run H:
Design CPU, start of the top module:
module CPU(
				clk,
			  rst_n,
		   IO_stall,
         awid_m_inf,
       awaddr_m_inf,
       awsize_m_inf,
      awburst_m_inf,
        awlen_m_inf,
      awvalid_m_inf,
      awready_m_inf,
        wdata_m_inf,
        wlast_m_inf,
       wvalid_m_inf,
       wready_m_inf,
          bid_m_inf,
        bresp_m_inf,
       bvalid_m_inf,
       bready_m_inf,
         arid_m_inf,
       araddr_m_inf,
        arlen_m_inf,
       arsize_m_inf,
      arburst_m_inf,
      arvalid_m_inf,
      arready_m_inf, 
          rid_m_inf,
        rdata_m_inf,
        rresp_m_inf,
        rlast_m_inf,
       rvalid_m_inf,
       rready_m_inf 
);
input  wire clk, rst_n;
output reg  IO_stall;
parameter ID_WIDTH = 4 , ADDR_WIDTH = 32, DATA_WIDTH = 16, DRAM_NUMBER=2, WRIT_NUMBER=1;
output  wire [WRIT_NUMBER * ID_WIDTH-1:0]        awid_m_inf;
output  wire [WRIT_NUMBER * ADDR_WIDTH-1:0]    awaddr_m_inf;
output  wire [WRIT_NUMBER * 3 -1:0]            awsize_m_inf;
output  wire [WRIT_NUMBER * 2 -1:0]           awburst_m_inf;
output  wire [WRIT_NUMBER * 7 -1:0]             awlen_m_inf;
output  wire [WRIT_NUMBER-1:0]                awvalid_m_inf;
input   wire [WRIT_NUMBER-1:0]                awready_m_inf;
  ...
Settings: LEC_CHECK=0, ABC_AREA=1, CAP_MARGIN=0, CORE_ASPECT_RATIO=0.94, CORE_MARGIN=2, CORE_UTILIZATION=72, CTS_CLUSTER_DIAMETER=390, CTS_CLUSTER_SIZE=100, HOLD_SLACK_MARGIN=0.27, PLACE_DENSITY_LB_ADDON=0.08, SETUP_SLACK_MARGIN=0.5, SLEW_MARGIN=20; clock period 2.63 ns.
run.sh (not shown) runs the stock make flow with config.mk's settings and CLKGATE_MAP_FILE=.
global routing: run H exited with error
## Diff of input files: run A against run H
==> flow/config.mk <==
export PLATFORM = sky130hd
export DESIGN_NAME = CPU
export DESIGN_NICKNAME = CPU
export VERILOG_FILES = /design/flow/design.v
export SDC_FILE = /design/flow/constraint.sdc
export NUM_CORES = 4
export LEC_CHECK = 0
export CAP_MARGIN = 20
export CORE_MARGIN = 2
export CORE_UTILIZATION = 40
export SLEW_MARGIN = 20
==> flow/constraint.sdc <==
create_clock -name core_clock -period 6.0 [get_ports {clk}]
set_input_delay 1.2000 -clock core_clock [delete_from_list [all_inputs] [get_ports {clk}]]
set_output_delay 1.2000 -clock core_clock [all_outputs]
set_load 0.01 [all_outputs]
Findings:
Per the final summary, run A finished and its layout is clean on timing, DRC and antenna. From run H to run A the numbers moved as follows: standard-cell row count higher; core footprint higher; yosys-reported design area after synthesis lower. Summary: with run H as the reference, area after synthesis in run A moved down by a few percent. Taking run H as the reference point, the overall die height of run A rises by about 35%. | synthesized area per cell | run A vs run H | 22% higher |. Relative to run H, the weighted congestion reported at the end of routability-driven placement of run A is lower by about 20%.

========
v41:
Starting RTL as in the previous note.
==> flow/config.mk <==
export PLATFORM = sky130hd
export DESIGN_NAME = CPU
export DESIGN_NICKNAME = CPU
export VERILOG_FILES = /design/flow/design.v
export SDC_FILE = /design/flow/constraint.sdc
export NUM_CORES = 4
export LEC_CHECK = 0
export CAP_MARGIN = 5
export CORE_MARGIN = 2
export CORE_UTILIZATION = 72
export CTS_CLUSTER_DIAMETER = 104
export CTS_CLUSTER_SIZE = 15
export GPL_TIMING_DRIVEN = 1
export HOLD_SLACK_MARGIN = -0.1
export MAX_ROUTING_LAYER = met5
export SETUP_SLACK_MARGIN = -0.31
export SLEW_MARGIN = 40
export TNS_END_PERCENT = 45
==> flow/constraint.sdc <==
create_clock -name core_clock -period 4.27 [get_ports {clk}]
set_input_delay 0.8540 -clock core_clock [delete_from_list [all_inputs] [get_ports {clk}]]
set_output_delay 0.8540 -clock core_clock [all_outputs]
set_load 0.01 [all_outputs]
Complete run, failing final checks: v41, reason setup timing.
#### Input delta (v57 over v41)
# v41
export LEC_CHECK = 0
export CAP_MARGIN = 5
export CORE_MARGIN = 2
export CORE_UTILIZATION = 72
export CTS_CLUSTER_DIAMETER = 104
export CTS_CLUSTER_SIZE = 15
export GPL_TIMING_DRIVEN = 1
export HOLD_SLACK_MARGIN = -0.1
export MAX_ROUTING_LAYER = met5
export SETUP_SLACK_MARGIN = -0.31
export SLEW_MARGIN = 40
export TNS_END_PERCENT = 45
create_clock -name core_clock -period 4.27 [get_ports {clk}]
# v57
export LEC_CHECK = 0
export CAP_MARGIN = 20
export CORE_MARGIN = 2
export CORE_UTILIZATION = 72
export CTS_CLUSTER_SIZE = 33
export PLACE_DENSITY = 0.67
export SLEW_MARGIN = 20
create_clock -name core_clock -period 4.06 [get_ports {clk}]
==> comparison <==
v57: complete, dirty (setup timing). Delta (v57 minus v41): growth of design area from synthesis to finish climbed 2.0 points; design area climbed about 1.8%; non-clock buffer area fraction after layout climbed 0.36 points; number of antenna cells inserted climbed 1; flip-flop and latch power climbed 5.4%. Delta (v57 minus v41): setup slack decreased 0.23 ns, total power moved up, total met3 wirelength after detailed routing lower, wire length after detailed routing lost 1100 µm.
Changes in v7 relative to v57:
# v57
export LEC_CHECK = 0
export CAP_MARGIN = 20
export CORE_MARGIN = 2
export CORE_UTILIZATION = 72
export CTS_CLUSTER_SIZE = 33
export PLACE_DENSITY = 0.67
export SLEW_MARGIN = 20
create_clock -name core_clock -period 4.06 [get_ports {clk}]
# v7
export LEC_CHECK = 0
export CAP_MARGIN = 20
export CORE_MARGIN = 2
export CORE_UTILIZATION = 71
export CTS_CLUSTER_SIZE = 32
export PLACE_DENSITY = 0.66
export SLEW_MARGIN = 20
create_clock -name core_clock -period 4.06 [get_ports {clk}]
Results
From v7 to v57, average cell area after synthesis did not move at all.
v57: all stages done; final checks FAILED (setup timing).
Completing all stages was not enough for v7: its layout failed the final checks because of setup timing.
Compared to v57, the router laid down more metal wire for v7.
Core utilization across v57 and v7: no real change.
Summary of v7 over v57: total of cells resized after clock tree synthesis went down by 11, pin count of the biggest net entering global routing went up by 17.
Looking only at via count, and setting everything else aside, the higher value of v57 and v7 goes to v7.
v7 vs. v57: clock-buffer cell count -11; final HPWL from detailed placement higher; combinational power higher; critical path arrival now sits higher; final worst-path setup slack shrank by 0.12 ns.
diff inputs: v7 => v55
# v7
export LEC_CHECK = 0
export CAP_MARGIN = 20
export CORE_MARGIN = 2
export CORE_UTILIZATION = 71
export CTS_CLUSTER_SIZE = 32
export PLACE_DENSITY = 0.66
export SLEW_MARGIN = 20
create_clock -name core_clock -period 4.06 [get_ports {clk}]
# v55
export LEC_CHECK = 0
export CAP_MARGIN = 20
export CORE_MARGIN = 2
export CORE_UTILIZATION = 59
export SLEW_MARGIN = 20
create_clock -name core_clock -period 4.08 [get_ports {clk}]
==> results <==
Each of v7 and v55 falls short of a clean finish.
As far as buffer count from post-CTS setup fixing goes, v7 and v55 are indistinguishable; the numbers are identical.
Comparing v7 and v55, the higher synthesis-to-layout area growth was measured on v55.
v55 against v7: endpoint arrival time on the critical path dropped 0.15 ns; delay of the slowest critical-path stage fell by 0.03 ns.
--- input diff v55..v17 ---
# v55
export LEC_CHECK = 0
export CAP_MARGIN = 20
export CORE_MARGIN = 2
export CORE_UTILIZATION = 59
export SLEW_MARGIN = 20
create_clock -name core_clock -period 4.08 [get_ports {clk}]
# v17
export LEC_CHECK = 0
export ABC_AREA = 1
export CAP_MARGIN = 20
export CORE_MARGIN = 2
export CORE_UTILIZATION = 66
export CTS_CLUSTER_SIZE = 22
export SLEW_MARGIN = 20
create_clock -name core_clock -period 2.63 [get_ports {clk}]
==> results <==
v17: complete, dirty (setup timing)
v55 finished all stages; however, its layout fails the closing checks, the failures being setup timing.
For non-clock buffer count, dividing the value from v17 by the value from v55 gives 1.7.
Overall power for v17: about 60% up relative to v55
Hold-fix buffer count after cts ends up higher on v17.
Looking at v55 and v17, the clock network power share is a wash.
Higher fraction of met3 tracks used by global routing goes to v17 over v55.
> inputs changed (v17 -> v22)
# v17
export LEC_CHECK = 0
export ABC_AREA = 1
export CAP_MARGIN = 20
export CORE_MARGIN = 2
export CORE_UTILIZATION = 66
export CTS_CLUSTER_SIZE = 22
export SLEW_MARGIN = 20
create_clock -name core_clock -period 2.63 [get_ports {clk}]
# v22
export LEC_CHECK = 0
export ABC_AREA = 1
export CAP_MARGIN = 0
export CORE_ASPECT_RATIO = 0.94
export CORE_MARGIN = 2
export CORE_UTILIZATION = 72
export CTS_CLUSTER_DIAMETER = 390
export CTS_CLUSTER_SIZE = 100
export HOLD_SLACK_MARGIN = -0.06
export PLACE_DENSITY = 0.42
export SETUP_SLACK_MARGIN = 0.5
export SLEW_MARGIN = 20
create_clock -name core_clock -period 2.63 [get_ports {clk}]
--- outcome ---
Run status, v22: aborted in 5_1_grt, error GRT-0116
Summary of v22 over v17: summed instance area of the synthesized netlist flat; overall die width -1.2%.
Cell count after placement of v17 is on par with v22.
In v22, total die size is lower than in v17.
Power is estimated from default activity; no workload was simulated.
